==> build 70 <==
Design LASER, start of the top module:
module LASER (
input CLK,
input RST,
input [3:0] X,
input [3:0] Y,
output reg [3:0] C1X,
output reg [3:0] C1Y,
output reg [3:0] C2X,
output reg [3:0] C2Y,
output reg DONE);
parameter LFSR_WIDTH = 10;
parameter [LFSR_WIDTH-1:0] threshold = 10'd150;
reg [LFSR_WIDTH-1:0] q;  
wire feedback;  
assign feedback = q[9] ^ q[6];
always @(posedge CLK) begin
    if (RST)
        q <= 10'h1;  
    else
        q <= {q[LFSR_WIDTH-2:0], feedback};  
end
wire [3:0] step;
assign step = (q[5])? 4'b0001: 4'b0010;   
reg [1:0] current_state;
reg [1:0] next_state;
parameter  INIT = 0;
parameter READ = 1;
parameter WALK = 2;
parameter OUTPUT = 3;
reg [5:0] cover_prev;  
reg [5:0] cover_current;  
reg [5:0] cover_max;  
reg [5:0] cnt;  
reg [3:0] corX [39:0];  
reg [3:0] corY [39:0];
reg [3:0] x1, y1, x2, y2;  
reg [3:0] tmpX1, tmpY1, tmpX2, tmpY2; 
reg [3:0] dx1, dy1, dx2, dy2;
reg [19:0] round;  
parameter MAX_ROUND = 20'd2000;
parameter [5:0] LAST = 6'd41;  
always @(posedge CLK) begin
  if (current_state == INIT) begin
    corX[cnt] <= X;
    corY[cnt] <= Y;
  end
  if (current_state == READ || next_state == READ) begin
    corX[cnt] <= X;
    corY[cnt] <= Y;
  end
end
always @(*) begin
  if (cnt == 6'd0 || cnt == LAST || next_state == READ || RST) begin
    dx1 = 4'd0; dy1 = 4'd0;
    dx2 = 4'd0; dy2 = 4'd0;
  end
  else if (next_state == WALK) begin
    dx1 = (tmpX1 > corX[cnt-6'd1])? tmpX1 - corX[cnt-6'd1] : corX[cnt-6'd1] - tmpX1;
    dy1 = (tmpY1 > corY[cnt-6'd1])? tmpY1 - corY[cnt-6'd1] : corY[cnt-6'd1] - tmpY1;
    dx2 = (tmpX2 > corX[cnt-6'd1])? tmpX2 - corX[cnt-6'd1] : corX[cnt-6'd1] - tmpX2;
    dy2 = (tmpY2 > corY[cnt-6'd1])? tmpY2 - corY[cnt-6'd1] : corY[cnt-6'd1] - tmpY2;
  end
  else begin
    dx1 = 4'd0; dy1 = 4'd0;
    dx2 = 4'd0; dy2 = 4'd0;
  end
end
always @(posedge CLK) begin
  if (RST)
    current_state <= INIT;
  else
    current_state <= next_state;
end
always @(*) begin
  case (current_state)
    INIT:
      next_state = (RST)? INIT: READ;
    READ:
      next_state = (cnt == 6'd39)? WALK: READ;
  ...
clock: 3.73 ns
lec_check: 0
abc_area: 1
cap_margin: 20
core_margin: 2
core_utilization: 72
cts_cluster_diameter: 393
cts_cluster_size: 10
hold_slack_margin: 0.27
setup_slack_margin: 0.71
slew_margin: 20
run.sh (not shown) runs the stock make flow with config.mk's settings and CLKGATE_MAP_FILE=.
==> inputs of trial 54, as changes to build 70 <==
Settings changed: CORE_UTILIZATION 72 to 71, CTS_CLUSTER_DIAMETER 393 to 321, CTS_CLUSTER_SIZE 10 to 13, HOLD_SLACK_MARGIN 0.27 to unset, PLACE_DENSITY_LB_ADDON set to 0.02, SETUP_SLACK_MARGIN 0.71 to 0.84.
==> flow/constraint.sdc (replaced) <==
create_clock -name core_clock -period 4.88 [get_ports {CLK}]
set_input_delay 0.9760 -clock core_clock [delete_from_list [all_inputs] [get_ports {CLK}]]
set_output_delay 0.9760 -clock core_clock [all_outputs]
set_load 0.01 [all_outputs]
==> comparison table <==
| quantity | build 70 | trial 54 |
|---|---|---|
| Total cell area at the placement stage | 22000 sq um | 21450 sq um |
| First-pass GRT wire length | 86360 um | 82220 um |
| Number of gates on the worst path with buffers counted | 27 | 34 |
| Total vias in the final route | 17070 | 15970 |
| Run status | finished with violations | finished with violations |
| Layout check failures | negative setup slack | negative setup slack |
| Remaining max-slew budget at the tightest pin | 0.4349 | 0.3363 |
| Internal power component | 0.008589 W | 0.006150 W |
| Post-placement cell count | 2438 | 2372 |
| Die Area | 29090 sq um | 29490 sq um |
| Met2 capacity usage during global routing | 0.6668 | 0.6169 |
| Sum Neg Setup Slack | -8783 ps | -987.2 ps |
| Switching power share of the total | 0.2862 | 0.2844 |
| Avg WL per Cell | 24.17 um | 22.38 um |
| Die Height | 170.6 um | 171.7 um |
| Clock buffer instance count of the final layout | 80 | 54 |
| Filler cell count in the final layout | 1107 | 1384 |
| Post-CTS setup repair buffer count | 28 | 30 |
| Global routing met3 resource utilization | 0.05760 | 0.06075 |
| Required time of the critical path | 4170 ps | 5300 ps |
| PostCTS Resize Cnt | 78 | 158 |
| End point of the most critical hold path | q[3] | q[5] |
| Peak ir drop on the vdd network | 0.5104 mV | 0.3830 mV |

==> build 86: inputs <==
Starting RTL as in the previous note.
make LEC_CHECK=0 CAP_MARGIN=0 CORE_MARGIN=2 CORE_UTILIZATION=68 CTS_CLUSTER_DIAMETER=28 CTS_CLUSTER_SIZE=37 HOLD_SLACK_MARGIN=-0.09 SETUP_SLACK_MARGIN=0.32 SLEW_MARGIN=20 finish   # period 4.0 ns
==> inputs of trial 43, as changes to build 86 <==
Settings changed: ABC_AREA set to 0, CAP_MARGIN 0 to 20, CORE_UTILIZATION 68 to 71, CTS_CLUSTER_DIAMETER 28 to unset, CTS_CLUSTER_SIZE 37 to 98, GPL_TIMING_DRIVEN set to 0, HOLD_SLACK_MARGIN -0.09 to unset, SETUP_SLACK_MARGIN 0.32 to 0.8.
==> flow/constraint.sdc (replaced) <==
create_clock -name core_clock -period 6.0 [get_ports {CLK}]
set_input_delay 1.2000 -clock core_clock [delete_from_list [all_inputs] [get_ports {CLK}]]
set_output_delay 1.2000 -clock core_clock [all_outputs]
set_load 0.01 [all_outputs]
==> inputs of trial 25, as changes to build 86 <==
Settings changed: CAP_MARGIN 0 to 20, CORE_UTILIZATION 68 to 40, CTS_CLUSTER_DIAMETER 28 to unset, CTS_CLUSTER_SIZE 37 to unset, HOLD_SLACK_MARGIN -0.09 to unset, SETUP_SLACK_MARGIN 0.32 to unset.
==> flow/constraint.sdc (replaced) <==
create_clock -name core_clock -period 3.45 [get_ports {CLK}]
set_input_delay 0.6900 -clock core_clock [delete_from_list [all_inputs] [get_ports {CLK}]]
set_output_delay 0.6900 -clock core_clock [all_outputs]
set_load 0.01 [all_outputs]
==> inputs of trial 33, as changes to build 86 <==
Settings changed: CTS_CLUSTER_DIAMETER 28 to unset, CTS_CLUSTER_SIZE 37 to unset, SETUP_SLACK_MARGIN 0.32 to unset.
==> run summary <==
Outcome -> complete, but fails checks
Slew at the pin closest to its max-slew limit -> 1.110 ns
Hold Path Sink -> q[2]$_SDFF_PP0_
Final Setup Violations -> 14
Fillcell total -> 924
Worst EP required -> 4.48 ns
Failing Checks -> negative setup slack
PnR worst setup slack -> -2.421 ns
Met1 Usage GRT -> 53.11%
Leakage -> 0.009335 uW
Metal3 WL -> 13950 um
Comb. pwr -> 2790 uW
Inserted Clock Buffers -> 80
[end of results for build 86]
==> run summary <==
Final Setup Violations -> 6
Hold Path Sink -> current_state[2]$_DFF_P_
PnR worst setup slack -> -2.120 ns
Worst EP required -> 3.92 ns
Outcome -> complete, but fails checks
Failing Checks -> negative setup slack
Met1 Usage GRT -> 26.26%
Metal3 WL -> 2792 um
Leakage -> 0.008958 uW
Inserted Clock Buffers -> 46
Comb. pwr -> 2860 uW
[end of results for trial 25]
==> run summary <==
Comb. pwr -> 1180 uW
Outcome -> complete, but fails checks
Worst EP required -> 6.41 ns
Failing Checks -> negative setup slack
PnR worst setup slack -> -0.4259 ns
Metal3 WL -> 5101 um
Hold Path Sink -> cover_prev[4]$_SDFFE_PP0P_
Inserted Clock Buffers -> 41
Final Setup Violations -> 6
Met1 Usage GRT -> 46.48%
Fillcell total -> 1371
Leakage -> 0.007671 uW
Initial drt markers -> 1710
Slew at the pin closest to its max-slew limit -> 0.9962 ns
[end of results for trial 43]
==> run summary <==
Inserted Clock Buffers -> 42
Failing Checks -> negative setup slack
Met1 Usage GRT -> 42.83%
Leakage -> 0.008500 uW
Outcome -> complete, but fails checks
Comb. pwr -> 2250 uW
PnR worst setup slack -> -1.804 ns
Metal3 WL -> 4590 um
Final Setup Violations -> 6
Worst EP required -> 4.42 ns
[end of results for trial 33]
Power figures rest on the tool's default switching activity, not on a simulated workload.
